<file path="flow/design.v">
module adc_interface (
    input wire clk,
    input wire rst_n,
    input wire [11:0] adc_data,
    input wire adc_valid,
    output reg [11:0] voltage_fb,
    output reg data_ready
);
    always @(posedge clk or negedge rst_n) begin
        if (!rst_n) begin
            voltage_fb <= 12'd0;
            data_ready <= 1'b0;
        end else begin
            if (adc_valid) begin
                voltage_fb <= adc_data;
                data_ready <= 1'b1;
            end else begin
                data_ready <= 1'b0;
            end
        end
    end
endmodule
module pid_controller #(
    parameter DATA_WIDTH = 12,
    parameter KP = 16'd100,
    parameter KI = 16'd10,
    parameter KD = 16'd5,
    parameter SETPOINT = 12'd2048
)(
    input wire clk,
    input wire rst_n,
    input wire [DATA_WIDTH-1:0] feedback,
    input wire fb_valid,
    output reg [9:0] control_out,
    output reg out_valid
);
    reg signed [DATA_WIDTH:0] error;
    reg signed [DATA_WIDTH:0] prev_error;
    reg signed [31:0] integral;
    reg signed [DATA_WIDTH:0] derivative;
    reg signed [31:0] p_term, i_term, d_term;
    reg signed [31:0] pid_sum;
    always @(posedge clk or negedge rst_n) begin
        if (!rst_n) begin
            error <= 0;
            prev_error <= 0;
            integral <= 0;
            derivative <= 0;
            p_term <= 0;
            i_term <= 0;
            d_term <= 0;
            pid_sum <= 0;
            control_out <= 10'd512;
            out_valid <= 1'b0;
        end else if (fb_valid) begin
            error <= SETPOINT - feedback;
            prev_error <= error;
            if (integral + error > 32'sd100000)
                integral <= 32'sd100000;
            else if (integral + error < -32'sd100000)
                integral <= -32'sd100000;
            else
                integral <= integral + error;
            derivative <= error - prev_error;
            p_term <= ($signed({16'd0, KP}) * error) >>> 8;
            i_term <= ($signed({16'd0, KI}) * integral) >>> 16;
            d_term <= ($signed({16'd0, KD}) * derivative) >>> 8;
            pid_sum <= p_term + i_term + d_term + 32'sd512;
            if (pid_sum > 32'sd1023)
                control_out <= 10'd1023;
            else if (pid_sum < 32'sd0)
                control_out <= 10'd0;
            else
                control_out <= pid_sum[9:0];
            out_valid <= 1'b1;
        end else begin
            out_valid <= 1'b0;
        end
    end
endmodule
module pwm_generator #(
    parameter CLK_FREQ = 100_000_000,
    parameter PWM_FREQ = 100_000,
    parameter PWM_RESOLUTION = 10
)(
    input wire clk,
    input wire rst_n,
    input wire [PWM_RESOLUTION-1:0] duty_cycle,
    output reg pwm_out
);
    localparam COUNTER_MAX = CLK_FREQ / PWM_FREQ;
    reg [$clog2(COUNTER_MAX)-1:0] counter;
    reg [PWM_RESOLUTION-1:0] duty_reg;
    reg [PWM_RESOLUTION-1:0] compare_val;
    always @(posedge clk or negedge rst_n) begin
        if (!rst_n) begin
            counter <= 0;
            duty_reg <= 0;
            compare_val <= 0;
            pwm_out <= 1'b0;
        end else begin
            if (counter < COUNTER_MAX - 1) begin
                counter <= counter + 1;
            end else begin
                counter <= 0;
                duty_reg <= duty_cycle;
            end
            compare_val <= (duty_reg * COUNTER_MAX) >> PWM_RESOLUTION;
            pwm_out <= (counter < compare_val) ? 1'b1 : 1'b0;
        end
    end
endmodule
module buck_converter_top #(
    parameter CLK_FREQ = 100_000_000,
    parameter PWM_FREQ = 100_000,
    parameter V_REF = 12'd2048,
    parameter KP = 16'd100,
    parameter KI = 16'd10,
    parameter KD = 16'd5
)(
    input wire clk,
    input wire rst_n,
    input wire [11:0] adc_data,
    input wire adc_valid,
    output wire pwm_out,
    output wire [11:0] voltage_monitor,
    output wire [9:0] duty_cycle_monitor
);
    wire [11:0] voltage_fb;
    wire adc_ready;
    wire [9:0] duty_cycle;
    wire pid_valid;
    adc_interface adc_if (
        .clk(clk),
        .rst_n(rst_n),
        .adc_data(adc_data),
        .adc_valid(adc_valid),
        .voltage_fb(voltage_fb),
        .data_ready(adc_ready)
    );
    pid_controller #(
        .DATA_WIDTH(12),
        .KP(KP),
        .KI(KI),
        .KD(KD),
        .SETPOINT(V_REF)
    ) pid_ctrl (
        .clk(clk),
        .rst_n(rst_n),
        .feedback(voltage_fb),
        .fb_valid(adc_ready),
        .control_out(duty_cycle),
        .out_valid(pid_valid)
    );
    pwm_generator #(
        .CLK_FREQ(CLK_FREQ),
        .PWM_FREQ(PWM_FREQ),
        .PWM_RESOLUTION(10)
    ) pwm_gen (
        .clk(clk),
        .rst_n(rst_n),
        .duty_cycle(duty_cycle),
        .pwm_out(pwm_out)
    );
    assign voltage_monitor = voltage_fb;
    assign duty_cycle_monitor = duty_cycle;
endmodule
</file>
<file path="flow/constraint.sdc">
create_clock -name core_clock -period 2.0 [get_ports {clk}]
set_input_delay 0.4000 -clock core_clock [delete_from_list [all_inputs] [get_ports {clk}]]
set_output_delay 0.4000 -clock core_clock [all_outputs]
set_load 0.01 [all_outputs]
</file>
<file path="flow/run.sh">
#!/bin/bash
# the make line also repeats each setting of config.mk as NAME=value (left out here)
make -C /OpenROAD-flow-scripts/flow DESIGN_CONFIG=/design/flow/config.mk WORK_HOME=/design/flow/orfs CLKGATE_MAP_FILE= finish
</file>
<file path="flow/config.mk">
export PLATFORM = sky130hd
export DESIGN_NAME = buck_converter_top
export DESIGN_NICKNAME = buck_converter_top
export VERILOG_FILES = /design/flow/design.v
export SDC_FILE = /design/flow/constraint.sdc
export NUM_CORES = 4
export LEC_CHECK = 0
export CAP_MARGIN = 20
export CELL_PAD_IN_SITES_DETAIL_PLACEMENT = 0
export CELL_PAD_IN_SITES_GLOBAL_PLACEMENT = 1
export CORE_MARGIN = 2
export CORE_UTILIZATION = 55
export CTS_CLUSTER_DIAMETER = 56
export GPL_ROUTABILITY_DRIVEN = 1
export GPL_TIMING_DRIVEN = 1
export MAX_ROUTING_LAYER = met5
export PLACE_DENSITY = 0.85
export SETUP_SLACK_MARGIN = -0.08
export SLEW_MARGIN = 25
</file>
==> results.py, run 1 <==
# Generated from Yosys and OpenROAD reports
metrics = {
    "synth": {
        "ys_sh_adder_pct": 25.4,
        "yosysWarnings": 3,
        "simple_gate_area_share_pct": 11.8,
        "synth_area_leader_cell": "dfrtp_1",
        "logic_family": "adder cells",
        "synth_stat.cells": 1645,
        "fp_nets": 1945,
        "netlist-cell-type-count": 80,
        "yosys_area_mm2": 0.0158,
        "yosys.cell_count.top_type": "ha_1",
        "aoi_share_pct": 16.8,
        "synthCells": 1645,
        "ys.flops": 192,
        "mux_share_pct": 3.99,
        "area_leaders": "dfrtp_1, ha_1, fa_1, xnor2_1, mux2_2",
        "ys_sh_xor_pct": 6.17,
        "synthesis.area_mm2": 0.0158,
        "synth.avg_cell_area_um2": 9.58,
        "synth_top_area_share_pct": 30.3,
        "edf_count": 0,
        "async_flop_share_pct": 100,
        "common_cells": "ha_1, dfrtp_1, inv_1",
        "synth_top_flop_cell": "dfrtp_1",
        "ys_seq_share_pct": 30.5,
    },
    "setup_path": {
        "cp_data_required_time_ns": 2.32,
        "crit_cells": 17,
        "crit_family": "adder cells",
        "worstPathMaxFanout": 3,
        "path_buffers": 2,
        "startpoint_type": "flop",
        "crit_chain": "ha_4, inv_2, fa_1, inv_2, ha_4, and4_4, fa_2, a21o_1, a21oi_4, o21bai_1, a21oi_2, o21ai_2, and2_4, o31a_1, o41ai_2, xnor2_1, mux2_4",
        "r2r_cells": 17,
        "crit_slowest_cell": "fa_1",
        "worstSetupPathType": "reg2reg",
        "crit_arrival_ns": 4.55,
        "cpPeakStageDelay_ns": 0.54,
        "timing.rr.end": "pid_ctrl.p_term[11]",
        "r2r-start": "pid_ctrl.error[1]",
        "cp-end-kind": "flop",
        "reg2reg_slack_ns": -2.23,
        "cp-startpoint": "pid_ctrl.error[1]",
        "crit_end": "pid_ctrl.p_term[11]",
    },
    "die": {
        "num_io_pins": 38,
        "chipArea_mm2": 0.0300,
        "floorplan.core_util_pct": 56.3,
        "die_x_um": 173,
        "std_cell_rows": 61,
        "core_mm2": 0.0280,
        "die_h_um": 173,
    },
    "place": {
        "io_buffers": 37,
        "gp_congestion": 0.868,
        "dp_cells": 2412,
        "dp_hpwl_mm": 30.0,
        "postPlaceCellArea_mm2": 0.0200,
    },
    "final_layout": {
        "area_delta_synth_final_pct": 45.9,
        "fin_cells": 2526,
        "final.fill_count": 1585,
        "fin_area_mm2": 0.0230,
        "nets": 2435,
    },
    "clock_tree": {
        "clkSlewWorstSetupHoldPaths_ns": 0.09,
        "htree_levels": 4,
        "cts_buffers": 17,
        "clock_path_buffers": 2,
        "clkSinkCount": 192,
        "insertion_delay_ns": 0.45,
        "cts_tree": "built",
        "root_buffer": "clkbuf_16",
    },
    "global_route": {
        "antenna_found_initial": 0,
        "grt_pass1_vias": 14700,
        "grt_usage_pct": 28.5,
        "grt_overflow": 0,
        "grt_start_max_net_pins": 99,
        "grt_first_pass_wirelength_mm": 70.3,
    },
    "final_timing": {
        "finalClockPeriodUsage_pct": 211,
        "period_needed_ns": 4.23,
        "slew_headroom_pct": 54.0,
        "fmax_ghz": 0.237,
        "whs_ns": 0.447,
        "drv_slew": 0,
        "rsz0062_at_grt": "true",
        "setup_slack_ns": -2.23,
        "hold_viol": 0,
        "skew_ns": 0.0200,
        "setup_violations": 115,
        "tightest_slew_ns": 0.691,
    },
    "drt": {
        "wl_mm": 47.5,
        "routed_via_density": 5.72,
        "firstDrtPassIters": 5,
        "initialDrtViolationCount": 937,
        "diodes": 0,
        "ant_nets": 0,
        "wire_per_inst_um": 18.8,
        "routed-via-count": 14500,
        "drc": 0,
    },
    "min_path": {
        "hold_class": "in2async",
    },
    "flow_run": {
        "warnings": 38,
        "maxCapViolations": 0,
    },
    "outcome": {
        "so_faults": "negative setup slack",
        "outcome": "finished with violations",
    },
}
stage by stage:
step	worst slack, ns	util, %	TNS (ns)
floorplan	-2.09	-	-117.67
global route	-2.32	82.1	-170.41
finish	-2.23	82.1	-156.28
detailed placement	-2.22	71.5	-151.26
CTS	-2.18	78.8	-146.25
global placement	-2.12	71.5	-144.33
per-layer routing:
metal  vias up  GRT usage [%]  wire (µm)
li1       6794              -          -
met1      7094           35.0      19300
met2       429           51.9      24700
met3       137           3.07       1820
met4         0           9.60       1720
met5         -              0          0
cell type report:
type | count | area, µm² | area share, %
sequential | 192 | 4820 | 21.0
timing repair buffer | 522 | 4380 | 19.0
multi-input combinational | 1239 | 12100 | 52.7
inverter | 163 | 617 | 2.68
tap | 378 | 473 | 2.06
clock buffer | 20 | 467 | 2.03
clock inverter | 12 | 139 | 0.604
timing repair:
action	in CTS	in global routing
buffers inserted	79	39
resized	173	182
hold buffers	1	0
hold endpoints to repair	32	0
pin swaps	102	104
setup endpoints to repair	113	115
cloned	3	0
==> run 2, diff against run 1 <==
ABC_AREA = 1   (was unset)
CELL_PAD_IN_SITES_DETAIL_PLACEMENT = unset   (was 0)
CELL_PAD_IN_SITES_GLOBAL_PLACEMENT = unset   (was 1)
CORE_UTILIZATION = 70   (was 55)
CTS_CLUSTER_DIAMETER = 47   (was 56)
GPL_ROUTABILITY_DRIVEN = unset   (was 1)
GPL_TIMING_DRIVEN = unset   (was 1)
MAX_ROUTING_LAYER = unset   (was met5)
PLACE_DENSITY = unset   (was 0.85)
SETUP_SLACK_MARGIN = 1.0   (was -0.08)
SLEW_MARGIN = 20   (was 25)
clock period = 3.81 ns   (was 2.0 ns; I/O delays follow)
==> run 2 against run 1 <==
Against the previous run:
- still fails the layout checks on negative setup slack
- utilization is 9.5 points higher
- register-to-register slack improved by 1.8 ns
- cell area down 6.2%
- area after synthesis is 7.0% higher
- fmax shrank 0.95%
==> results.py, run 2 <==
# Generated from Yosys and OpenROAD reports
metrics = {
    "die": {
        "die_h_um": 159,
        "num_io_pins": 38,
        "die_x_um": 159,
        "floorplan.core_util_pct": 71.6,
        "std_cell_rows": 56,
        "core_mm2": 0.0235,
        "chipArea_mm2": 0.0254,
    },
    "synth": {
        "mux_share_pct": 0.200,
        "synth_stat.cells": 2241,
        "synth_area_leader_cell": "dfrtp_1",
        "synthCells": 2241,
        "ys_seq_share_pct": 28.5,
        "area_leaders": "dfrtp_1, ha_1, nand2_1, inv_1, fa_1",
        "fp_nets": 2541,
        "netlist-cell-type-count": 48,
        "async_flop_share_pct": 100,
        "edf_count": 0,
        "yosysWarnings": 3,
        "logic_family": "simple AND/OR/NAND/NOR gates",
        "ys_sh_xor_pct": 3.26,
        "synth_top_flop_cell": "dfrtp_1",
        "synthesis.area_mm2": 0.0169,
        "aoi_share_pct": 11.5,
        "yosys.cell_count.top_type": "nand2_1",
        "ys_sh_adder_pct": 23.8,
        "synth.avg_cell_area_um2": 7.53,
        "common_cells": "nand2_1, inv_1, ha_1",
        "yosys_area_mm2": 0.0169,
        "simple_gate_area_share_pct": 23.9,
        "synth_top_area_share_pct": 28.3,
        "ys.flops": 192,
    },
    "global_route": {
        "grt_start_max_net_pins": 108,
        "grt_usage_pct": 42.0,
        "grtUsageMet1_pct": 49.9,
        "use_met3_pct": 7.84,
        "grt_use_met2_pct": 72.2,
        "grt_overflow": 0,
        "grt.busiest_layer": "met2",
        "antenna_found_initial": 5,
        "grt_first_pass_wirelength_mm": 85.8,
        "grt_pass1_vias": 17100,
    },
    "place": {
        "dp_hpwl_mm": 33.2,
        "dp_cells": 2587,
        "postPlaceCellArea_mm2": 0.0183,
        "gp_congestion": 0.980,
        "io_buffers": 37,
    },
    "flow_run": {
        "maxCapViolations": 0,
        "warnings": 43,
    },
    "setup_path": {
        "path_buffers": 4,
        "worst_path_most_repeated_cell": "fa_1",
        "cp-end-kind": "flop",
        "crit_arrival_ns": 4.65,
        "cpPeakStageDelay_ns": 0.58,
        "crit_cells": 17,
        "r2r-start": "pwm_gen.duty_reg[5]",
        "timing.rr.end": "pwm_gen.compare_val[4]",
        "crit_end": "pwm_gen.compare_val[4]",
        "reg2reg_slack_ns": -0.46,
        "startpoint_type": "flop",
        "worstSetupPathType": "reg2reg",
        "crit_family": "adder cells",
        "worstPathMaxFanout": 6,
        "crit_chain": "buf_4, ha_1, inv_1, fa_1, inv_1, fa_1, fa_1, ha_4, a21oi_4, o21ai_2, buf_4, a21oi_4, o21ai_2, a21oi_2, nor2_2, nor2_2, xnor2_1",
        "crit_slowest_cell": "fa_1",
        "cp-startpoint": "pwm_gen.duty_reg[5]",
        "r2r_cells": 17,
        "cp_data_required_time_ns": 4.19,
    },
    "clock_tree": {
        "clock_path_buffers": 2,
        "cts_buffers": 17,
        "insertion_delay_ns": 0.48,
        "ctsHoldBuffers": 0,
        "root_buffer": "clkbuf_16",
        "cts_tree": "built",
        "htree_levels": 4,
        "clkSinkCount": 192,
        "clkSlewWorstSetupHoldPaths_ns": 0.09,
    },
    "drt": {
        "ant_nets": 0,
        "initialDrtViolationCount": 3339,
        "drc": 0,
        "wire_per_inst_um": 25.0,
        "routed_via_density": 6.98,
        "firstDrtPassIters": 13,
        "routed-via-count": 19000,
        "wl_mm": 68.2,
    },
    "outcome": {
        "outcome": "finished with violations",
        "so_faults": "negative setup slack",
    },
    "final_layout": {
        "nets": 2689,
        "fin_area_mm2": 0.0216,
        "utilization_pct": 91.7,
        "area_delta_synth_final_pct": 28.0,
        "fin_cells": 2725,
    },
    "final_timing": {
        "hold_viol": 0,
        "setup_violations": 10,
        "tightest_slew_ns": 1.20,
        "finalClockPeriodUsage_pct": 112,
        "setup-tns-final_ns": -2.59,
        "whs_ns": 0.348,
        "skew_ns": 0.0281,
        "rsz0062_at_grt": "true",
        "period_needed_ns": 4.27,
        "slew_headroom_pct": 20.3,
        "drv_slew": 0,
        "setup_slack_ns": -0.458,
        "fmax_ghz": 0.234,
    },
    "min_path": {
        "hold_class": "in2async",
    },
}
-- run 2: final cells by class --
cell class,instances,area [µm²]
Fill cell,876,1960
Inverter,347,1330
Multi-Input combinational cell,1661,12800
Clock buffer,19,433
Sequential cell,192,4840
Clock inverter,13,134
Timing Repair Buffer,169,1650
Antenna cell,4,10.0
Timing Repair inverter,1,20.0
Tap cell,319,399
-- run 2: layer usage --
layer / vias to the layer above / routed length (µm)
li1: 7548 / -
met4: 2 / 7680
met5: - / 57
met1: 8695 / 21700
met3: 835 / 8850
met2: 1933 / 30000
-- run 2: timing repair --
action,CTS,global route
resized,189,241
gates cloned,3,0
setup buffers,60,39
pin swaps,79,93
endpoints found under the setup margin,69,79
-- run 2: metrics by stage --
step	setup slack (ns)
2_1_floorplan	0.00541
3_3_place_gp	-0.0842
3_5_place_dp	-0.240
4_1_cts	-0.172
5_1_grt	-0.504
6_report	-0.458
==> run 3, diff against run 2 <==
ABC_AREA = unset   (was 1)
CORE_UTILIZATION = 72   (was 70)
CTS_CLUSTER_DIAMETER = unset   (was 47)
CTS_CLUSTER_SIZE = 15   (was unset)
SETUP_SLACK_MARGIN = unset   (was 1.0)
clock period = 5.03 ns   (was 3.81 ns; I/O delays follow)
==> run 3 against run 2 <==
Against the previous run:
- register-to-register slack improved by 0.75 ns
- via count decreased by 37%
- cell count decreased by 28%
- critical endpoint is now pid_ctrl.integral[5]
- now clean on timing, DRC and antenna
==> results.py, run 3 <==
# Generated from Yosys and OpenROAD reports
metrics = {
    "setup_path": {
        "cp_data_required_time_ns": 5.36,
        "cp-end-kind": "flop",
        "startpoint_type": "flop",
        "r2r-start": "pid_ctrl.error[12]",
        "r2r_cells": 16,
        "worstPathMaxFanout": 16,
        "crit_slowest_cell": "a2111oi_0",
        "cp-startpoint": "pid_ctrl.error[12]",
        "worstSetupPathType": "reg2reg",
        "cpPeakStageDelay_ns": 0.56,
        "crit_cells": 16,
        "crit_end": "pid_ctrl.integral[5]",
        "path_buffers": 0,
        "reg2reg_slack_ns": 0.29,
        "crit_arrival_ns": 5.06,
        "crit_family": "AND-OR/OR-AND gates",
        "timing.rr.end": "pid_ctrl.integral[5]",
        "crit_chain": "ha_1, a21oi_1, o21ai_1, a221oi_2, o22ai_1, a21o_1, a221oi_4, a211o_1, nand2_1, a2111oi_0, nand4_1, ha_1, nor2_1, nand4_1, or2_2, o221a_2",
    },
    "drt": {
        "diodes": 0,
        "ant_nets": 0,
        "initialDrtViolationCount": 773,
        "wl_mm": 33.8,
        "routed_via_density": 6.16,
        "wire_per_inst_um": 17.3,
        "firstDrtPassIters": 5,
        "routed-via-count": 12000,
        "drc": 0,
    },
    "clock_tree": {
        "root_buffer": "clkbuf_16",
        "cts_buffers": 17,
        "clkSlewWorstSetupHoldPaths_ns": 0.08,
        "insertion_delay_ns": 0.45,
        "clkSinkCount": 192,
        "post_cts_resized": 0,
        "clock_path_buffers": 2,
        "cts_setup_buffers": 0,
        "htree_levels": 4,
        "cts_tree": "built",
        "ctsHoldBuffers": 0,
    },
    "place": {
        "io_buffers": 37,
        "gp_congestion": 0.894,
        "dp_hpwl_mm": 25.5,
    },
    "flow_run": {
        "warnings": 39,
        "maxCapViolations": 0,
    },
    "synth": {
        "synth_stat.cells": 1645,
        "synth_top_area_share_pct": 30.3,
        "yosys.cell_count.top_type": "ha_1",
        "mux_share_pct": 3.99,
        "ys_sh_xor_pct": 6.17,
        "async_flop_share_pct": 100,
        "logic_family": "adder cells",
        "synth.avg_cell_area_um2": 9.58,
        "ys_sh_adder_pct": 25.4,
        "netlist-cell-type-count": 80,
        "simple_gate_area_share_pct": 11.8,
        "edf_count": 0,
        "synthCells": 1645,
        "ys_seq_share_pct": 30.5,
        "yosysWarnings": 3,
        "aoi_share_pct": 16.8,
        "ys.flops": 192,
        "yosys_area_mm2": 0.0158,
        "fp_nets": 1945,
        "synthesis.area_mm2": 0.0158,
        "area_leaders": "dfrtp_1, ha_1, fa_1, xnor2_1, mux2_2",
        "synth_area_leader_cell": "dfrtp_1",
        "synth_top_flop_cell": "dfrtp_1",
        "common_cells": "ha_1, dfrtp_1, inv_1",
    },
    "die": {
        "num_io_pins": 38,
        "core_mm2": 0.0217,
        "die_x_um": 152,
        "floorplan.core_util_pct": 72.7,
        "chipArea_mm2": 0.0231,
        "die_h_um": 152,
        "std_cell_rows": 54,
    },
    "global_route": {
        "grt_first_pass_wirelength_mm": 57.3,
        "grt_usage_pct": 29.8,
        "grt_overflow": 0,
        "grt_start_max_net_pins": 110,
        "antenna_found_initial": 0,
        "grt_pass1_vias": 12200,
    },
    "min_path": {
        "hold_start": "pid_ctrl.pid_sum[17]",
        "hold_class": "reg2reg",
        "hold_depth": 2,
        "min_to": "pid_ctrl.pid_sum[17]",
    },
    "final_layout": {
        "final.fill_count": 1475,
        "nets": 1959,
        "area_delta_synth_final_pct": 7.84,
        "utilization_pct": 78.4,
    },
    "final_timing": {
        "slew_headroom_pct": 41.6,
        "hold_viol": 0,
        "skew_ns": 0.0185,
        "finalClockPeriodUsage_pct": 94.2,
        "drv_slew": 0,
        "setup-tns-final_ns": 0,
        "fmax_ghz": 0.211,
        "period_needed_ns": 4.74,
        "tightest_slew_ns": 0.876,
        "setup_violations": 0,
        "rsz0062_at_grt": "false",
    },
    "outcome": {
        "outcome": "timing/DRC/antenna clean",
    },
}
[run 3: cell type report]
class	count	area [µm²]	area share (%)
clock inverter	15	188	1.10
tap	280	350	2.06
multi-input combinational	1237	10100	59.5
sequential	192	4810	28.3
inverter	163	612	3.60
timing repair buffer	48	494	2.91
clock buffer	17	425	2.50
[run 3: metrics by stage]
stage | cell area (µm²) | std cells | hold slack (ns) | setup slack, ns
final | 17000 | 1952 | 0.491 | 0.292
after CTS | 17000 | 1952 | 0.492 | 0.225
after global routing | 17000 | 1952 | 0.532 | 0.0993
after global placement | 16400 | 1920 | 0.468 | 0.543
after detailed placement | 16400 | 1920 | 0.473 | 0.295
after floorplan | 15800 | 1645 | 0.446 | 0.647
[run 3: metal layers]
layer	vias up	wire length [µm]	GRT usage [%]
met2	289	16800	52.4
met3	78	1160	3.22
met5	-	0	0
li1	5829	-	-
met1	5834	14900	38.7
met4	0	978	10.1
==> run 4, diff against run 3 <==
ABC_AREA = 1   (was unset)
CORE_ASPECT_RATIO = 0.92   (was unset)
CTS_CLUSTER_DIAMETER = 396   (was unset)
CTS_CLUSTER_SIZE = 99   (was 15)
PLACE_DENSITY = 0.36   (was unset)
TNS_END_PERCENT = 10   (was unset)
clock period = 2.81 ns   (was 5.03 ns; I/O delays follow)
==> run 4 against run 3 <==
Against the previous run:
- the flow now stops in global routing
- synthesized cell count rose by 36%
- area after synthesis rose by 7.0%
- die size rose by 6.8%
==> results.py, run 4 <==
# Generated from Yosys and OpenROAD reports
metrics = {
    "synth": {
        "fp_nets": 2541,
        "synth_top_area_share_pct": 28.3,
        "ys_sh_xor_pct": 3.26,
        "mux_share_pct": 0.200,
        "area_leaders": "dfrtp_1, ha_1, nand2_1, inv_1, fa_1",
        "yosys_area_mm2": 0.0169,
        "simple_gate_area_share_pct": 23.9,
        "ys_sh_adder_pct": 23.8,
        "synthesis.area_mm2": 0.0169,
        "synth_stat.cells": 2241,
        "edf_count": 0,
        "synth.avg_cell_area_um2": 7.53,
        "ys_seq_share_pct": 28.5,
        "netlist-cell-type-count": 48,
        "logic_family": "simple AND/OR/NAND/NOR gates",
        "yosysWarnings": 3,
        "synthCells": 2241,
        "common_cells": "nand2_1, inv_1, ha_1",
        "ys.flops": 192,
        "aoi_share_pct": 11.5,
        "synth_top_flop_cell": "dfrtp_1",
        "yosys.cell_count.top_type": "nand2_1",
        "async_flop_share_pct": 100,
        "synth_area_leader_cell": "dfrtp_1",
    },
    "die": {
        "num_io_pins": 38,
        "die_h_um": 151,
        "std_cell_rows": 53,
        "core_mm2": 0.0229,
        "chipArea_mm2": 0.0247,
        "die_x_um": 164,
        "floorplan.core_util_pct": 73.5,
    },
    "clock_tree": {
        "clock_path_buffers": 2,
        "cts_buffers": 17,
        "ctsHoldBuffers": 0,
        "htree_levels": 4,
        "clkSinkCount": 192,
        "root_buffer": "clkbuf_16",
    },
    "place": {
        "dp_hpwl_mm": 37.8,
        "io_buffers": 37,
        "dp_worst_setup_slack_ns": -1.38,
        "gp_congestion": 0.936,
    },
    "outcome": {
        "outcome": "did not finish",
        "lastStage": "global routing",
        "tool.error": "[ERROR GRT-0232] Routing congestion too high. Check the congestion heatmap in the GUI.",
    },
    "global_route": {
        "grt_usage_pct": 73.0,
        "grt_overflow": 19,
    },
}
==> run 4: timing repair <==
action                     in CTS
setup endpoints to repair      78
cloned                          0
pin swaps                      35
gates resized                  96
buffers inserted               15
==> run 4: routing by layer <==
layer  GRT overflow  GRT usage [%]
met5              0           27.1
met4              7           67.2
met3              0           59.6
met2             12           89.5
met1              0           74.0
==> run 4: through the flow <==
step           std cells  TNS, ns  cell area [µm²]  hold slack [ns]  util, %
2_1_floorplan       2241   -23.72            16900            0.266        -
3_3_place_gp        2813   -26.15            19600            0.456     85.6
3_5_place_dp        2813   -38.03            19600            0.471     85.6
4_1_cts             2860   -29.38            20700            0.177     90.4
==> run 5, diff against run 4 <==
ABC_AREA = unset   (was 1)
CELL_PAD_IN_SITES_DETAIL_PLACEMENT = 0   (was unset)
CELL_PAD_IN_SITES_GLOBAL_PLACEMENT = 0   (was unset)
CORE_ASPECT_RATIO = unset   (was 0.92)
CTS_CLUSTER_DIAMETER = 56   (was 396)
CTS_CLUSTER_SIZE = unset   (was 99)
GPL_ROUTABILITY_DRIVEN = 1   (was unset)
GPL_TIMING_DRIVEN = 1   (was unset)
MAX_ROUTING_LAYER = met5   (was unset)
PLACE_DENSITY = 0.67   (was 0.36)
SETUP_SLACK_MARGIN = -0.32   (was unset)
SLEW_MARGIN = 25   (was 20)
TNS_END_PERCENT = unset   (was 10)
clock period = 3.76 ns   (was 2.81 ns; I/O delays follow)
==> run 5 against run 4 <==
Against the previous run:
- now fails the layout checks on negative setup slack
- area after synthesis down 6.5%
- die size down 6.3%
- synthesized cell count down 27%
==> results.py, run 5 <==
# Generated from Yosys and OpenROAD reports
metrics = {
    "die": {
        "num_io_pins": 38,
        "floorplan.core_util_pct": 72.7,
        "std_cell_rows": 54,
        "die_x_um": 152,
        "core_mm2": 0.0217,
        "die_h_um": 152,
        "chipArea_mm2": 0.0231,
    },
    "synth": {
        "logic_family": "adder cells",
        "area_leaders": "dfrtp_1, ha_1, fa_1, xnor2_1, mux2_2",
        "synth_top_flop_cell": "dfrtp_1",
        "yosysWarnings": 3,
        "ys_sh_xor_pct": 6.17,
        "yosys.cell_count.top_type": "ha_1",
        "aoi_share_pct": 16.8,
        "mux_share_pct": 3.99,
        "yosys_area_mm2": 0.0158,
        "ys_sh_adder_pct": 25.4,
        "synth.avg_cell_area_um2": 9.58,
        "common_cells": "ha_1, dfrtp_1, inv_1",
        "ys.flops": 192,
        "simple_gate_area_share_pct": 11.8,
        "synth_area_leader_cell": "dfrtp_1",
        "synth_stat.cells": 1645,
        "synthesis.area_mm2": 0.0158,
        "synthCells": 1645,
        "ys_seq_share_pct": 30.5,
        "async_flop_share_pct": 100,
        "netlist-cell-type-count": 80,
        "synth_top_area_share_pct": 30.3,
        "fp_nets": 1945,
        "edf_count": 0,
    },
    "place": {
        "io_buffers": 37,
        "dp_hpwl_mm": 29.2,
        "gp_congestion": 0.927,
        "dp_worst_setup_slack_ns": -0.484,
        "postPlaceCellArea_mm2": 0.0179,
    },
    "drt": {
        "drt-met1-wl_mm": 17.5,
        "initialDrtViolationCount": 1441,
        "routed_via_density": 6.56,
        "diodes": 0,
        "ant_nets": 0,
        "top_layer_used": "met5",
        "wl_met3_mm": 3.52,
        "firstDrtPassIters": 8,
        "drc": 0,
        "wire_per_inst_um": 21.6,
        "routed-via-count": 14300,
        "met2_length_mm": 22.8,
        "wl_mm": 47.2,
    },
    "global_route": {
        "grt_first_pass_wirelength_mm": 68.4,
        "grt_start_max_net_pins": 99,
        "grt_usage_pct": 36.2,
        "antenna_found_initial": 1,
        "grt_overflow": 0,
        "grt_pass1_vias": 13800,
    },
    "min_path": {
        "hold_class": "in2async",
    },
    "final_layout": {
        "area_delta_synth_final_pct": 22.3,
        "nets": 2191,
        "utilization_pct": 88.9,
        "fin_area_mm2": 0.0193,
    },
    "setup_path": {
        "worstSetupPathType": "reg2reg",
        "crit_family": "AND-OR/OR-AND gates",
        "reg2reg_slack_ns": -0.86,
        "cp-end-kind": "flop",
        "worstPathMaxFanout": 7,
        "crit_slowest_cell": "fa_1",
        "path_buffers": 2,
        "cp-startpoint": "pid_ctrl.error[3]",
        "crit_arrival_ns": 4.96,
        "crit_cells": 16,
        "startpoint_type": "flop",
        "crit_end": "pid_ctrl.p_term[11]",
        "crit_chain": "ha_1, inv_1, fa_1, inv_1, ha_4, fa_2, a21o_1, a21oi_2, o21bai_1, a21oi_2, o21ai_2, and2_4, o31a_1, o41ai_4, xnor2_1, mux2_2",
        "cp_data_required_time_ns": 4.10,
        "r2r_cells": 16,
        "r2r-start": "pid_ctrl.error[3]",
        "cpPeakStageDelay_ns": 0.53,
        "timing.rr.end": "pid_ctrl.p_term[11]",
    },
    "final_timing": {
        "rsz0062_at_grt": "true",
        "tightest_slew_ns": 0.818,
        "fmax_ghz": 0.216,
        "setup_slack_ns": -0.863,
        "whs_ns": 0.302,
        "finalClockPeriodUsage_pct": 123,
        "setup_violations": 60,
        "slew_headroom_pct": 45.5,
        "hold_viol": 0,
        "skew_ns": 0.0143,
        "period_needed_ns": 4.62,
        "drv_slew": 0,
    },
    "outcome": {
        "so_faults": "negative setup slack",
        "outcome": "finished with violations",
    },
    "clock_tree": {
        "clkSlewWorstSetupHoldPaths_ns": 0.09,
        "clkSinkCount": 192,
        "cts_buffers": 17,
        "ctsHoldBuffers": 0,
        "insertion_delay_ns": 0.46,
        "clock_path_buffers": 2,
        "root_buffer": "clkbuf_16",
        "htree_levels": 4,
        "cts_tree": "built",
    },
    "flow_run": {
        "warnings": 40,
        "maxCapViolations": 0,
    },
}
run 5: area by class of cell:
class	count	area [µm²]
Clock buffer	17	425
Clock inverter	15	224
Fill cell	986	2410
Inverter	163	612
Multi-Input combinational cell	1237	10600
Sequential cell	192	4810
Tap cell	280	350
Timing Repair Buffer	280	2270
run 5: timing repair:
action | CTS | global route
pin swaps | 25 | 46
cloned | 0 | 1
buffers inserted | 15 | 25
gates resized | 23 | 71
endpoints found under the setup margin | 28 | 53
run 5: stage by stage:
stage               setup TNS [ns]  instances
detailed placement          -13.26       2119
CTS                         -10.06       2165
global placement             -8.57       2119
floorplan                    -5.94       1645
global route                -23.88       2184
finish                      -14.09       2184
run 5: layer usage:
metal,track usage (%),vias to the layer above
met4,17.6,2
met5,0,-
met1,44.7,6885
li1,-,6292
met2,62.8,848
met3,5.08,291
==> run 6, diff against run 5 <==
CELL_PAD_IN_SITES_DETAIL_PLACEMENT = unset   (was 0)
CELL_PAD_IN_SITES_GLOBAL_PLACEMENT = unset   (was 0)
CORE_ASPECT_RATIO = 1.96   (was unset)
CORE_UTILIZATION = 42   (was 72)
CTS_CLUSTER_DIAMETER = unset   (was 56)
GPL_ROUTABILITY_DRIVEN = unset   (was 1)
GPL_TIMING_DRIVEN = unset   (was 1)
MAX_ROUTING_LAYER = unset   (was met5)
MIN_ROUTING_LAYER = met2   (was unset)
PLACE_DENSITY = unset   (was 0.67)
SETUP_SLACK_MARGIN = 0.85   (was -0.32)
SLEW_MARGIN = 40   (was 25)
TNS_END_PERCENT = 15   (was unset)
clock period = 5.36 ns   (was 3.76 ns; I/O delays follow)
==> run 6 against run 5 <==
Against the previous run:
- the run now finishes clean
- area after synthesis did not move
- worst hold slack improved by 0.19 ns
- cell count is 2.0% lower
- utilization fell by 42 points
- setup slack better by 1.7 ns
- die size up 70%
- clock skew fell by 0.0025 ns
- non-clock buffer count fell by 218
- clock-buffer cell count grew 4
- critical path type unchanged
- critical endpoint is now pwm_gen.compare_val[9]
==> results.py, run 6 <==
# Generated from Yosys and OpenROAD reports
metrics = {
    "final_layout": {
        "final.fill_count": 3562,
        "nets": 1973,
        "area_delta_synth_final_pct": 10.4,
        "fin_area_mm2": 0.0174,
        "utilization_pct": 46.8,
        "fin_cells": 2141,
    },
    "setup_path": {
        "cpPeakStageDelay_ns": 0.55,
        "worstPathMaxFanout": 5,
        "crit_family": "adder cells",
        "reg2reg_slack_ns": 0.85,
        "crit_chain": "inv_1, fa_1, fa_1, inv_1, fa_1, inv_1, fa_1, inv_1, ha_1, and2_1, o21ai_1, o211a_1, nor3b_1, o21a_1, o21a_1, o21ai_0, nand2b_1, xnor2_1",
        "r2r_cells": 18,
        "cp_data_required_time_ns": 5.70,
        "timing.rr.end": "pwm_gen.compare_val[9]",
        "crit_arrival_ns": 4.85,
        "worstSetupPathType": "reg2reg",
        "crit_end": "pwm_gen.compare_val[9]",
        "cp-end-kind": "flop",
        "crit_slowest_cell": "fa_1",
        "path_buffers": 4,
        "startpoint_type": "flop",
        "r2r-start": "pwm_gen.duty_reg[2]",
        "crit_cells": 18,
        "cp-startpoint": "pwm_gen.duty_reg[2]",
    },
    "synth": {
        "synth_stat.cells": 1645,
        "aoi_share_pct": 16.8,
        "yosysWarnings": 3,
        "synth_top_flop_cell": "dfrtp_1",
        "ys.flops": 192,
        "ys_sh_xor_pct": 6.17,
        "edf_count": 0,
        "area_leaders": "dfrtp_1, ha_1, fa_1, xnor2_1, mux2_2",
        "synth_area_leader_cell": "dfrtp_1",
        "simple_gate_area_share_pct": 11.8,
        "synthCells": 1645,
        "synthesis.area_mm2": 0.0158,
        "common_cells": "ha_1, dfrtp_1, inv_1",
        "fp_nets": 1945,
        "netlist-cell-type-count": 80,
        "logic_family": "adder cells",
        "yosys.cell_count.top_type": "ha_1",
        "async_flop_share_pct": 100,
        "synth.avg_cell_area_um2": 9.58,
        "yosys_area_mm2": 0.0158,
        "mux_share_pct": 3.99,
        "ys_sh_adder_pct": 25.4,
        "synth_top_area_share_pct": 30.3,
        "ys_seq_share_pct": 30.5,
    },
    "min_path": {
        "hold_class": "reg2reg",
        "hold_depth": 2,
        "hold_start": "pid_ctrl.pid_sum[5]",
        "min_to": "pid_ctrl.pid_sum[5]",
    },
    "drt": {
        "wl_mm": 39.5,
        "initialDrtViolationCount": 2962,
        "routed_via_density": 7.84,
        "ant_nets": 0,
        "firstDrtPassIters": 41,
        "routed-via-count": 16800,
        "wire_per_inst_um": 18.4,
        "drc": 0,
    },
    "clock_tree": {
        "insertion_delay_ns": 0.46,
        "cts_tree": "built",
        "ctsHoldBuffers": 0,
        "root_buffer": "clkbuf_16",
        "cts_buffers": 17,
        "clkSlewWorstSetupHoldPaths_ns": 0.08,
        "clkSinkCount": 192,
        "clock_path_buffers": 2,
        "htree_levels": 4,
    },
    "global_route": {
        "grt_pass1_vias": 18000,
        "grt_first_pass_wirelength_mm": 63.4,
        "grt_usage_pct": 30.8,
        "antenna_found_initial": 0,
        "grt_overflow": 0,
        "grt_start_max_net_pins": 111,
    },
    "die": {
        "chipArea_mm2": 0.0392,
        "num_io_pins": 38,
        "die_h_um": 275,
        "core_mm2": 0.0372,
        "std_cell_rows": 99,
        "floorplan.core_util_pct": 42.4,
        "die_x_um": 142,
    },
    "final_timing": {
        "whs_ns": 0.490,
        "finalClockPeriodUsage_pct": 84.1,
        "hold_viol": 0,
        "tightest_slew_ns": 0.747,
        "setup_violations": 0,
        "skew_ns": 0.0118,
        "setup_slack_ns": 0.853,
        "slew_headroom_pct": 50.2,
        "drv_slew": 0,
        "fmax_ghz": 0.222,
        "period_needed_ns": 4.51,
        "setup-tns-final_ns": 0,
        "rsz0062_at_grt": "true",
    },
    "outcome": {
        "outcome": "timing/DRC/antenna clean",
    },
    "place": {
        "io_buffers": 37,
        "gp_congestion": 0.926,
        "dp_worst_setup_slack_ns": 0.753,
        "postPlaceCellArea_mm2": 0.0166,
        "dp_hpwl_mm": 29.8,
        "dp_cells": 2101,
    },
    "flow_run": {
        "warnings": 40,
        "maxCapViolations": 0,
    },
}
[run 6: final cells by class]
class | instances | area, µm² | share of cell area [%]
Tap cell | 454 | 568 | 3.26
Clock buffer | 21 | 450 | 2.59
Sequential cell | 192 | 4820 | 27.7
Antenna cell | 1 | 2.50 | 0.0144
Inverter | 163 | 612 | 3.51
Clock inverter | 11 | 104 | 0.597
Multi-Input combinational cell | 1237 | 10300 | 59.0
Timing Repair Buffer | 62 | 576 | 3.31
[run 6: what timing repair did]
item,in CTS,in global routing
setup buffers,0,7
resized,8,40
setup endpoints to repair,17,50
pin swaps,0,6
[run 6: layer usage]
| metal | routed length [µm] | vias up | GRT usage, % |
|---|---|---|---|
| met5 | 0 | - | 2.38 |
| met4 | 3820 | 0 | 8.16 |
| met3 | 11800 | 457 | 31.2 |
| met2 | 23900 | 4395 | 44.5 |
| met1 | 0 | 6160 | - |
| li1 | - | 5780 | - |
==> run 7, diff against run 6 <==
CORE_ASPECT_RATIO = unset   (was 1.96)
CORE_UTILIZATION = 66   (was 42)
MIN_ROUTING_LAYER = unset   (was met2)
PLACE_DENSITY = 0.36   (was unset)
SETUP_SLACK_MARGIN = unset   (was 0.85)
SLEW_MARGIN = 20   (was 40)
TNS_END_PERCENT = 10   (was 15)
clock period = 3.5 ns   (was 5.36 ns; I/O delays follow)
==> run 7 against run 6 <==
Against the previous run:
- clock skew grew 0.0022 ns
- first-iteration DRC count shrank 59%
- critical path type unchanged
- now fails the layout checks on negative setup slack
- worst hold slack got worse by 0.19 ns
- die size is 36% lower
- area after synthesis stayed put
- utilization rose by 38 points
- sequential cell count unchanged
- fmax is 6.7% higher
==> results.py, run 7 <==
# Generated from Yosys and OpenROAD reports
metrics = {
    "synth": {
        "synth_area_leader_cell": "dfrtp_1",
        "ys.flops": 192,
        "aoi_share_pct": 16.8,
        "synth.avg_cell_area_um2": 9.58,
        "mux_share_pct": 3.99,
        "synthCells": 1645,
        "ys_sh_xor_pct": 6.17,
        "synth_top_flop_cell": "dfrtp_1",
        "fp_nets": 1945,
        "synth_stat.cells": 1645,
        "synth_top_area_share_pct": 30.3,
        "yosys.cell_count.top_type": "ha_1",
        "synthesis.area_mm2": 0.0158,
        "edf_count": 0,
        "async_flop_share_pct": 100,
        "logic_family": "adder cells",
        "ys_sh_adder_pct": 25.4,
        "netlist-cell-type-count": 80,
        "ys_seq_share_pct": 30.5,
        "area_leaders": "dfrtp_1, ha_1, fa_1, xnor2_1, mux2_2",
        "common_cells": "ha_1, dfrtp_1, inv_1",
        "yosysWarnings": 3,
        "yosys_area_mm2": 0.0158,
        "simple_gate_area_share_pct": 11.8,
    },
    "drt": {
        "top_layer_used": "met4",
        "routed_via_density": 5.90,
        "met2_length_mm": 21.0,
        "firstDrtPassIters": 5,
        "wl_mm": 41.0,
        "wire_per_inst_um": 18.1,
        "initialDrtViolationCount": 1224,
        "wl_met3_mm": 1.44,
        "routed-via-count": 13400,
        "diodes": 0,
        "drc": 0,
        "ant_nets": 0,
        "drt-met1-wl_mm": 17.1,
    },
    "global_route": {
        "grt_pass1_vias": 13700,
        "grt_overflow": 0,
        "grt_usage_pct": 32.8,
        "grt_first_pass_wirelength_mm": 65.3,
        "antenna_found_initial": 0,
        "grt_start_max_net_pins": 159,
    },
    "die": {
        "die_x_um": 159,
        "chipArea_mm2": 0.0251,
        "die_h_um": 159,
        "std_cell_rows": 56,
        "num_io_pins": 38,
        "core_mm2": 0.0235,
        "floorplan.core_util_pct": 67.2,
    },
    "setup_path": {
        "crit_end": "pwm_gen.compare_val[9]",
        "r2r-start": "pwm_gen.duty_reg[4]",
        "cpPeakStageDelay_ns": 0.50,
        "r2r_cells": 18,
        "cp_data_required_time_ns": 3.84,
        "cp-end-kind": "flop",
        "cp-startpoint": "pwm_gen.duty_reg[4]",
        "worst_path_most_repeated_cell": "fa_1",
        "path_buffers": 4,
        "worstPathMaxFanout": 4,
        "startpoint_type": "flop",
        "reg2reg_slack_ns": -0.72,
        "crit_cells": 18,
        "crit_family": "adder cells",
        "crit_slowest_cell": "fa_1",
        "worstSetupPathType": "reg2reg",
        "timing.rr.end": "pwm_gen.compare_val[9]",
        "crit_chain": "inv_2, fa_1, fa_1, inv_1, fa_1, inv_1, fa_1, inv_2, ha_4, and2_1, o21ai_2, o211a_1, nor3b_2, o21a_1, o21a_1, o21ai_1, nand2b_1, xnor2_1",
        "crit_arrival_ns": 4.56,
    },
    "clock_tree": {
        "clkSinkCount": 192,
        "ctsHoldBuffers": 0,
        "clkSlewWorstSetupHoldPaths_ns": 0.09,
        "cts_buffers": 17,
        "root_buffer": "clkbuf_16",
        "insertion_delay_ns": 0.45,
        "htree_levels": 4,
        "clock_path_buffers": 2,
        "cts_tree": "built",
    },
    "final_layout": {
        "logic_area_mm2": 0.0108,
        "seqCellArea_mm2": 0.00482,
        "fin_area_mm2": 0.0200,
        "nets": 2240,
        "utilization_pct": 85.1,
        "area_delta_synth_final_pct": 26.7,
        "final.fill_count": 1278,
    },
    "final_timing": {
        "rsz0062_at_grt": "true",
        "tightest_slew_ns": 0.740,
        "setup-tns-final_ns": -26.07,
        "period_needed_ns": 4.22,
        "skew_ns": 0.0140,
        "setup_slack_ns": -0.724,
        "slew_headroom_pct": 50.6,
        "fmax_ghz": 0.237,
        "setup_violations": 60,
        "finalClockPeriodUsage_pct": 121,
        "drv_slew": 0,
        "hold_viol": 0,
    },
    "place": {
        "io_buffers": 37,
        "gp_congestion": 0.892,
        "dp_worst_setup_slack_ns": -0.781,
        "dp_hpwl_mm": 28.8,
        "postPlaceCellArea_mm2": 0.0185,
    },
    "outcome": {
        "so_faults": "negative setup slack",
        "outcome": "finished with violations",
    },
    "min_path": {
        "hold_class": "in2async",
    },
    "flow_run": {
        "maxCapViolations": 0,
        "warnings": 42,
    },
}
## run 7: layout make-up
type / count / share of cell area, %
tap: 319 / 2.00
clock inverter: 15 / 1.11
timing repair buffer: 328 / 13.3
multi-input combinational: 1238 / 54.3
clock buffer: 17 / 2.13
inverter: 163 / 3.06
sequential: 192 / 24.1
## run 7: per-layer routing
metal	vias to the layer above	track usage (%)
li1	6396	-
met1	6529	39.5
met2	355	59.1
met3	116	4.27
met4	0	13.5
met5	-	0
## run 7: metrics by stage
step | std cells | hold slack (ns)
CTS | 2264 | 0.317
global route | 2272 | 0.356
finish | 2272 | 0.297
global placement | 2220 | 0.467
detailed placement | 2220 | 0.475
floorplan | 1645 | 0.404
## run 7: what timing repair did
action | CTS | global route
pin swaps | 39 | 37
cloned | 2 | 0
endpoints found under the hold margin | 0 | 0
setup endpoints to repair | 63 | 72
buffers inserted | 10 | 9
resized | 62 | 75
==> run 8, diff against run 7 <==
CAP_MARGIN = 15   (was 20)
CORE_UTILIZATION = 72   (was 66)
CTS_CLUSTER_DIAMETER = 192   (was unset)
CTS_CLUSTER_SIZE = 96   (was unset)
HOLD_SLACK_MARGIN = -0.09   (was unset)
PLACE_DENSITY = unset   (was 0.36)
TNS_END_PERCENT = unset   (was 10)
clock period = 6.83 ns   (was 3.5 ns; I/O delays follow)
==> run 8 against run 7 <==
Against the previous run:
- now clean on timing, DRC and antenna
- global-route usage shrank 3.4 points
- critical path depth shrank 2
- utilization shrank 7.0 points
- clock-buffer cell count grew 1
- sequential cell count is the same
- fmax shrank 15%
- routed wire length shrank 20%
- clock skew grew 0.0029 ns
- non-clock buffer count shrank 284
- critical endpoint is now pid_ctrl.integral[5]
- highest routed layer unchanged
==> results.py, run 8 <==
# Generated from Yosys and OpenROAD reports
metrics = {
    "synth": {
        "synth.avg_cell_area_um2": 9.58,
        "edf_count": 0,
        "yosys.cell_count.top_type": "ha_1",
        "area_leaders": "dfrtp_1, ha_1, fa_1, xnor2_1, mux2_2",
        "netlist-cell-type-count": 80,
        "ys_sh_xor_pct": 6.17,
        "synthesis.area_mm2": 0.0158,
        "async_flop_share_pct": 100,
        "synth_top_area_share_pct": 30.3,
        "synth_top_flop_cell": "dfrtp_1",
        "logic_family": "adder cells",
        "fp_nets": 1945,
        "mux_share_pct": 3.99,
        "yosys_area_mm2": 0.0158,
        "aoi_share_pct": 16.8,
        "ys_sh_adder_pct": 25.4,
        "synth_area_leader_cell": "dfrtp_1",
        "ys_seq_share_pct": 30.5,
        "simple_gate_area_share_pct": 11.8,
        "common_cells": "ha_1, dfrtp_1, inv_1",
        "synthCells": 1645,
        "yosysWarnings": 3,
        "synth_stat.cells": 1645,
        "ys.flops": 192,
    },
    "min_path": {
        "hold_depth": 1,
        "hold_start": "pwm_gen.counter[0]",
        "min_to": "pwm_gen.counter[0]",
        "hold_class": "reg2reg",
    },
    "clock_tree": {
        "htree_levels": 4,
        "clkSinkCount": 192,
        "post_cts_resized": 0,
        "clock_path_buffers": 2,
        "clkSlewWorstSetupHoldPaths_ns": 0.08,
        "cts_tree": "built",
        "cts_setup_buffers": 0,
        "root_buffer": "clkbuf_16",
        "ctsHoldBuffers": 0,
        "insertion_delay_ns": 0.45,
        "cts_buffers": 17,
    },
    "setup_path": {
        "worstSetupPathType": "reg2reg",
        "reg2reg_slack_ns": 1.88,
        "crit_end": "pid_ctrl.integral[5]",
        "cp-startpoint": "pid_ctrl.error[12]",
        "startpoint_type": "flop",
        "crit_family": "AND-OR/OR-AND gates",
        "crit_cells": 16,
        "crit_chain": "ha_1, and3_4, and2_4, a221oi_2, o22ai_1, a21o_1, a221oi_4, a211o_1, nand2_1, a2111oi_0, nand4_1, ha_1, nor2_1, nand4_1, or2_2, o221a_2",
        "worstPathMaxFanout": 30,
        "crit_arrival_ns": 5.28,
        "path_buffers": 0,
        "cp-end-kind": "flop",
        "timing.rr.end": "pid_ctrl.integral[5]",
        "r2r_cells": 16,
        "cpPeakStageDelay_ns": 0.78,
        "cp_data_required_time_ns": 7.15,
        "crit_slowest_cell": "dfrtp_2",
        "r2r-start": "pid_ctrl.error[12]",
    },
    "final_timing": {
        "finalClockPeriodUsage_pct": 72.5,
        "slew_headroom_pct": 39.3,
        "tightest_slew_ns": 0.899,
        "fmax_ghz": 0.202,
        "skew_ns": 0.0170,
        "rsz0062_at_grt": "false",
        "setup_violations": 0,
        "period_needed_ns": 4.95,
        "hold_viol": 0,
        "drv_slew": 0,
        "setup-tns-final_ns": 0,
        "setup_slack_ns": 1.88,
    },
    "die": {
        "std_cell_rows": 54,
        "die_h_um": 152,
        "floorplan.core_util_pct": 72.7,
        "num_io_pins": 38,
        "chipArea_mm2": 0.0231,
        "die_x_um": 152,
        "core_mm2": 0.0217,
    },
    "global_route": {
        "antenna_found_initial": 0,
        "grt_pass1_vias": 11900,
        "grt_start_max_net_pins": 86,
        "grt_overflow": 0,
        "grt_first_pass_wirelength_mm": 56.4,
        "grt_usage_pct": 29.4,
    },
    "place": {
        "dp_worst_setup_slack_ns": 1.59,
        "gp_congestion": 0.867,
        "dp_hpwl_mm": 25.1,
        "dp_cells": 1916,
        "io_buffers": 37,
    },
    "final_layout": {
        "utilization_pct": 78.1,
        "fin_cells": 1948,
        "final.fill_count": 1496,
        "area_delta_synth_final_pct": 7.50,
        "nets": 1955,
    },
    "drt": {
        "diodes": 0,
        "wire_per_inst_um": 16.9,
        "routed_via_density": 6.12,
        "wl_mm": 32.9,
        "drc": 0,
        "ant_nets": 0,
        "routed-via-count": 11900,
        "firstDrtPassIters": 5,
        "initialDrtViolationCount": 625,
    },
    "outcome": {
        "outcome": "timing/DRC/antenna clean",
    },
    "flow_run": {
        "warnings": 37,
        "maxCapViolations": 0,
    },
}
-- run 8: metal layers --
layer  share of wire, %  global-route usage, %  wire length (µm)
met1                 44                   38.6             14500
met2                 49                   50.9             16200
met3                4.0                   3.85              1320
met4                2.4                   9.30               800
met5                  0                      0                 0
-- run 8: metrics by stage --
| stage | cell area [µm²] | hold WS (ns) |
|---|---|---|
| CTS | 16900 | 0.494 |
| global route | 16900 | 0.527 |
| floorplan | 15800 | 0.446 |
| detailed placement | 16300 | 0.471 |
| finish | 16900 | 0.487 |
| global placement | 16300 | 0.465 |
-- run 8: layout make-up --
cell class	instances	area [µm²]	share of cell area, %
Sequential cell	192	4810	28.4
Clock inverter	14	180	1.06
Tap cell	280	350	2.07
Inverter	163	612	3.61
Multi-Input combinational cell	1237	10100	59.7
Timing Repair Buffer	44	434	2.56
Clock buffer	18	439	2.59
==> run 9, diff against run 8 <==
CAP_MARGIN = 20   (was 15)
CORE_UTILIZATION = 32   (was 72)
CTS_CLUSTER_DIAMETER = unset   (was 192)
CTS_CLUSTER_SIZE = 19   (was 96)
HOLD_SLACK_MARGIN = unset   (was -0.09)
MAX_ROUTING_LAYER = met4   (was unset)
PLACE_DENSITY_LB_ADDON = 0.23   (was unset)
SETUP_SLACK_MARGIN = 0.79   (was unset)
TNS_END_PERCENT = 80   (was unset)
clock period = 6.9 ns   (was 6.83 ns; I/O delays follow)
==> run 9 against run 8 <==
Against the previous run:
- clock-buffer cell count up 3
- still clean
- critical path depth unchanged
- sequential share of layout area down 0.80 points
- first-iteration DRC count down 16%
- register-to-register slack better by 0.21 ns
- cell area up 2.9%
- routed wire length up 6.6%
==> results.py, run 9 <==
# Generated from Yosys and OpenROAD reports
metrics = {
    "outcome": {
        "outcome": "timing/DRC/antenna clean",
    },
    "synth": {
        "synthesis.area_mm2": 0.0158,
        "synth.avg_cell_area_um2": 9.58,
        "synth_stat.cells": 1645,
        "yosysWarnings": 3,
        "ys.flops": 192,
        "synthCells": 1645,
        "yosys_area_mm2": 0.0158,
        "area_leaders": "dfrtp_1, ha_1, fa_1, xnor2_1, mux2_2",
        "simple_gate_area_share_pct": 11.8,
        "mux_share_pct": 3.99,
        "synth_top_area_share_pct": 30.3,
        "ys_seq_share_pct": 30.5,
        "logic_family": "adder cells",
        "fp_nets": 1945,
        "ys_sh_xor_pct": 6.17,
        "yosys.cell_count.top_type": "ha_1",
        "synth_top_flop_cell": "dfrtp_1",
        "edf_count": 0,
        "async_flop_share_pct": 100,
        "common_cells": "ha_1, dfrtp_1, inv_1",
        "aoi_share_pct": 16.8,
        "netlist-cell-type-count": 80,
        "synth_area_leader_cell": "dfrtp_1",
        "ys_sh_adder_pct": 25.4,
    },
    "setup_path": {
        "crit_cells": 16,
        "cp-end-kind": "flop",
        "r2r-start": "pid_ctrl.error[0]",
        "crit_chain": "ha_1, fa_1, a211oi_2, o21ai_0, and3_1, nor2_1, nor2b_1, xnor2_1, nand4_1, a2111oi_0, nand4_1, ha_1, nor2_1, nand4_1, or2_2, o221a_2",
        "startpoint_type": "flop",
        "r2r_cells": 16,
        "worstSetupPathType": "reg2reg",
        "cpPeakStageDelay_ns": 0.46,
        "crit_slowest_cell": "dfrtp_1",
        "timing.rr.end": "pid_ctrl.integral[5]",
        "cp-startpoint": "pid_ctrl.error[0]",
        "crit_family": "simple AND/OR/NAND/NOR gates",
        "crit_end": "pid_ctrl.integral[5]",
        "path_buffers": 0,
        "crit_arrival_ns": 5.16,
        "cp_data_required_time_ns": 7.24,
        "worst_path_most_repeated_cell": "nand4_1",
        "reg2reg_slack_ns": 2.08,
        "worstPathMaxFanout": 7,
    },
    "clock_tree": {
        "htree_levels": 4,
        "ctsHoldBuffers": 0,
        "root_buffer": "clkbuf_16",
        "clkSinkCount": 192,
        "cts_tree": "built",
        "cts_setup_buffers": 0,
        "clock_path_buffers": 2,
        "clkSlewWorstSetupHoldPaths_ns": 0.07,
        "cts_buffers": 17,
        "post_cts_resized": 0,
        "insertion_delay_ns": 0.45,
    },
    "final_timing": {
        "period_needed_ns": 4.82,
        "fmax_ghz": 0.208,
        "whs_ns": 0.488,
        "setup_slack_ns": 2.08,
        "setup-tns-final_ns": 0,
        "tightest_slew_ns": 0.939,
        "rsz0062_at_grt": "false",
        "slew_headroom_pct": 37.4,
        "hold_viol": 0,
        "setup_violations": 0,
        "drv_slew": 0,
        "finalClockPeriodUsage_pct": 69.8,
        "skew_ns": 0.0113,
    },
    "die": {
        "chipArea_mm2": 0.0511,
        "std_cell_rows": 81,
        "die_x_um": 226,
        "core_mm2": 0.0487,
        "floorplan.core_util_pct": 32.3,
        "die_h_um": 226,
        "num_io_pins": 38,
    },
    "drt": {
        "wire_per_inst_um": 15.0,
        "routed_via_density": 4.93,
        "routed-via-count": 11500,
        "ant_nets": 0,
        "initialDrtViolationCount": 527,
        "drc": 0,
        "wl_mm": 35.1,
        "firstDrtPassIters": 5,
    },
    "global_route": {
        "grt_overflow": 0,
        "antenna_found_initial": 1,
        "grt_pass1_vias": 11900,
        "grt_start_max_net_pins": 69,
        "grt_usage_pct": 15.1,
        "grt_first_pass_wirelength_mm": 60.2,
    },
    "flow_run": {
        "warnings": 35,
        "maxCapViolations": 0,
    },
    "place": {
        "dp_worst_setup_slack_ns": 2.12,
        "gp_congestion": 0.843,
        "dp_hpwl_mm": 27.2,
        "dp_cells": 2301,
        "io_buffers": 37,
        "postPlaceCellArea_mm2": 0.0168,
    },
    "final_layout": {
        "fin_cells": 2334,
        "nets": 1956,
        "fin_area_mm2": 0.0174,
        "area_delta_synth_final_pct": 10.6,
        "utilization_pct": 35.8,
    },
    "min_path": {
        "min_to": "pid_ctrl.pid_sum[5]",
        "hold_class": "reg2reg",
        "hold_start": "pid_ctrl.pid_sum[5]",
        "hold_depth": 2,
    },
}
==> run 9: area by class of cell <==
cell class,count,area (µm²)
fill,4925,31300
clock buffer,21,470
tap,664,831
multi-input combinational,1237,10100
inverter,163,612
clock inverter,11,153
sequential,192,4810
timing repair buffer,45,434
antenna,1,2.50
==> run 9: layer usage <==
layer | track usage, % | share of wire (%) | vias up
met3 | 2.64 | 2.2 | 30
li1 | - | - | 5821
met4 | 3.63 | 1.4 | 0
met5 | - | 0 | -
met1 | 20.4 | 52 | 5539
met2 | 23.4 | 45 | 113
==> run 10, diff against run 9 <==
CAP_MARGIN = 15   (was 20)
CORE_UTILIZATION = 72   (was 32)
CTS_CLUSTER_DIAMETER = 192   (was unset)
CTS_CLUSTER_SIZE = 96   (was 19)
MAX_ROUTING_LAYER = unset   (was met4)
PLACE_DENSITY_LB_ADDON = unset   (was 0.23)
SETUP_SLACK_MARGIN = unset   (was 0.79)
TNS_END_PERCENT = 5   (was 80)
clock period = 7.52 ns   (was 6.9 ns; I/O delays follow)
==> run 10 against run 9 <==
Against the previous run:
- largest cell class unchanged
- sequential share of layout area up 0.81 points
- clock skew up 0.0044 ns
- critical path type unchanged
- still clean
- setup slack better by 0.44 ns
==> results.py, run 10 <==
# Generated from Yosys and OpenROAD reports
metrics = {
    "synth": {
        "ys_seq_share_pct": 30.5,
        "area_leaders": "dfrtp_1, ha_1, fa_1, xnor2_1, mux2_2",
        "yosys_area_mm2": 0.0158,
        "async_flop_share_pct": 100,
        "synthCells": 1645,
        "synth.avg_cell_area_um2": 9.58,
        "synthesis.area_mm2": 0.0158,
        "ys_sh_adder_pct": 25.4,
        "yosys.cell_count.top_type": "ha_1",
        "ys.flops": 192,
        "yosysWarnings": 3,
        "mux_share_pct": 3.99,
        "logic_family": "adder cells",
        "common_cells": "ha_1, dfrtp_1, inv_1",
        "netlist-cell-type-count": 80,
        "aoi_share_pct": 16.8,
        "synth_stat.cells": 1645,
        "synth_area_leader_cell": "dfrtp_1",
        "edf_count": 0,
        "synth_top_area_share_pct": 30.3,
        "simple_gate_area_share_pct": 11.8,
    },
    "final_timing": {
        "rsz0062_at_grt": "false",
        "tightest_slew_ns": 0.954,
        "skew_ns": 0.0158,
        "fmax_ghz": 0.200,
        "setup-tns-final_ns": 0,
        "period_needed_ns": 4.99,
        "whs_ns": 0.479,
        "finalClockPeriodUsage_pct": 66.4,
        "drv_slew": 0,
        "hold_viol": 0,
        "setup_violations": 0,
    },
    "global_route": {
        "grt_first_pass_wirelength_mm": 56.8,
        "grt_usage_pct": 29.5,
        "antenna_found_initial": 0,
        "grt_pass1_vias": 11800,
        "grt_overflow": 0,
    },
    "setup_path": {
        "path_buffers": 1,
        "cp-end-kind": "flop",
        "startpoint_type": "flop",
        "cp-startpoint": "pid_ctrl.error[12]",
        "reg2reg_slack_ns": 2.53,
        "cp_data_required_time_ns": 7.85,
        "crit_family": "AND-OR/OR-AND gates",
        "worstPathMaxFanout": 30,
        "crit_chain": "ha_1, a21oi_1, o21ai_1, a221oi_2, o22ai_1, a21o_1, a221oi_4, a211o_1, nand2_1, a2111oi_0, nand4_1, ha_1, nor2_1, buf_4, nand4_1, or2_2, o221a_2",
        "r2r_cells": 17,
        "crit_arrival_ns": 5.33,
        "crit_cells": 17,
        "r2r-start": "pid_ctrl.error[12]",
        "cpPeakStageDelay_ns": 0.77,
        "crit_slowest_cell": "dfrtp_2",
    },
    "final_layout": {
        "nets": 1954,
        "area_delta_synth_final_pct": 7.44,
        "final.fill_count": 1448,
        "fin_cells": 1947,
    },
    "drt": {
        "met2_length_mm": 15.8,
        "wl_met3_mm": 1.09,
        "ant_nets": 0,
        "wl_mm": 32.8,
        "diodes": 0,
        "wire_per_inst_um": 16.8,
        "top_layer_used": "met4",
    },
    "place": {
        "gp_congestion": 0.868,
        "dp_cells": 1915,
        "io_buffers": 37,
        "dp_hpwl_mm": 24.4,
    },
    "die": {
        "die_x_um": 152,
        "core_mm2": 0.0217,
        "die_h_um": 152,
        "std_cell_rows": 54,
        "floorplan.core_util_pct": 72.7,
        "num_io_pins": 38,
        "chipArea_mm2": 0.0231,
    },
    "min_path": {
        "min_to": "pwm_gen.counter[0]",
        "hold_class": "reg2reg",
        "hold_start": "pwm_gen.counter[0]",
        "hold_depth": 1,
    },
    "clock_tree": {
        "root_buffer": "clkbuf_16",
        "cts_tree": "built",
        "cts_buffers": 17,
        "post_cts_resized": 0,
        "htree_levels": 4,
        "ctsHoldBuffers": 0,
        "insertion_delay_ns": 0.45,
        "clkSlewWorstSetupHoldPaths_ns": 0.08,
        "cts_setup_buffers": 0,
        "clkSinkCount": 192,
    },
    "outcome": {
        "outcome": "timing/DRC/antenna clean",
    },
    "flow_run": {
        "maxCapViolations": 0,
        "warnings": 39,
    },
}
[run 10: area by class of cell]
cell class | count | area, µm² | share of cell area (%)
Multi-Input combinational cell | 1237 | 10100 | 59.8
Sequential cell | 192 | 4810 | 28.4
Inverter | 163 | 612 | 3.61
Clock buffer | 17 | 425 | 2.51
Timing Repair Buffer | 43 | 423 | 2.50
Tap cell | 280 | 350 | 2.07
Clock inverter | 15 | 195 | 1.15
[run 10: metal layers]
| metal | vias up | global-route usage [%] |
|---|---|---|
| met4 | 0 | 9.88 |
| met2 | 255 | 50.1 |
| met5 | - | 0 |
| met3 | 62 | 4.02 |
| li1 | 5831 | - |
| met1 | 5731 | 39.2 |
[run 10: through the flow]
step / utilization [%] / worst slack (ns) / area [µm²]
2_1_floorplan: - / 3.14 / 15800
3_3_place_gp: 75.2 / 2.57 / 16300
3_5_place_dp: 75.2 / 2.36 / 16300
4_1_cts: 78.1 / 2.35 / 16900
5_1_grt: 78.1 / 2.21 / 16900
6_report: 78.1 / 2.53 / 16900
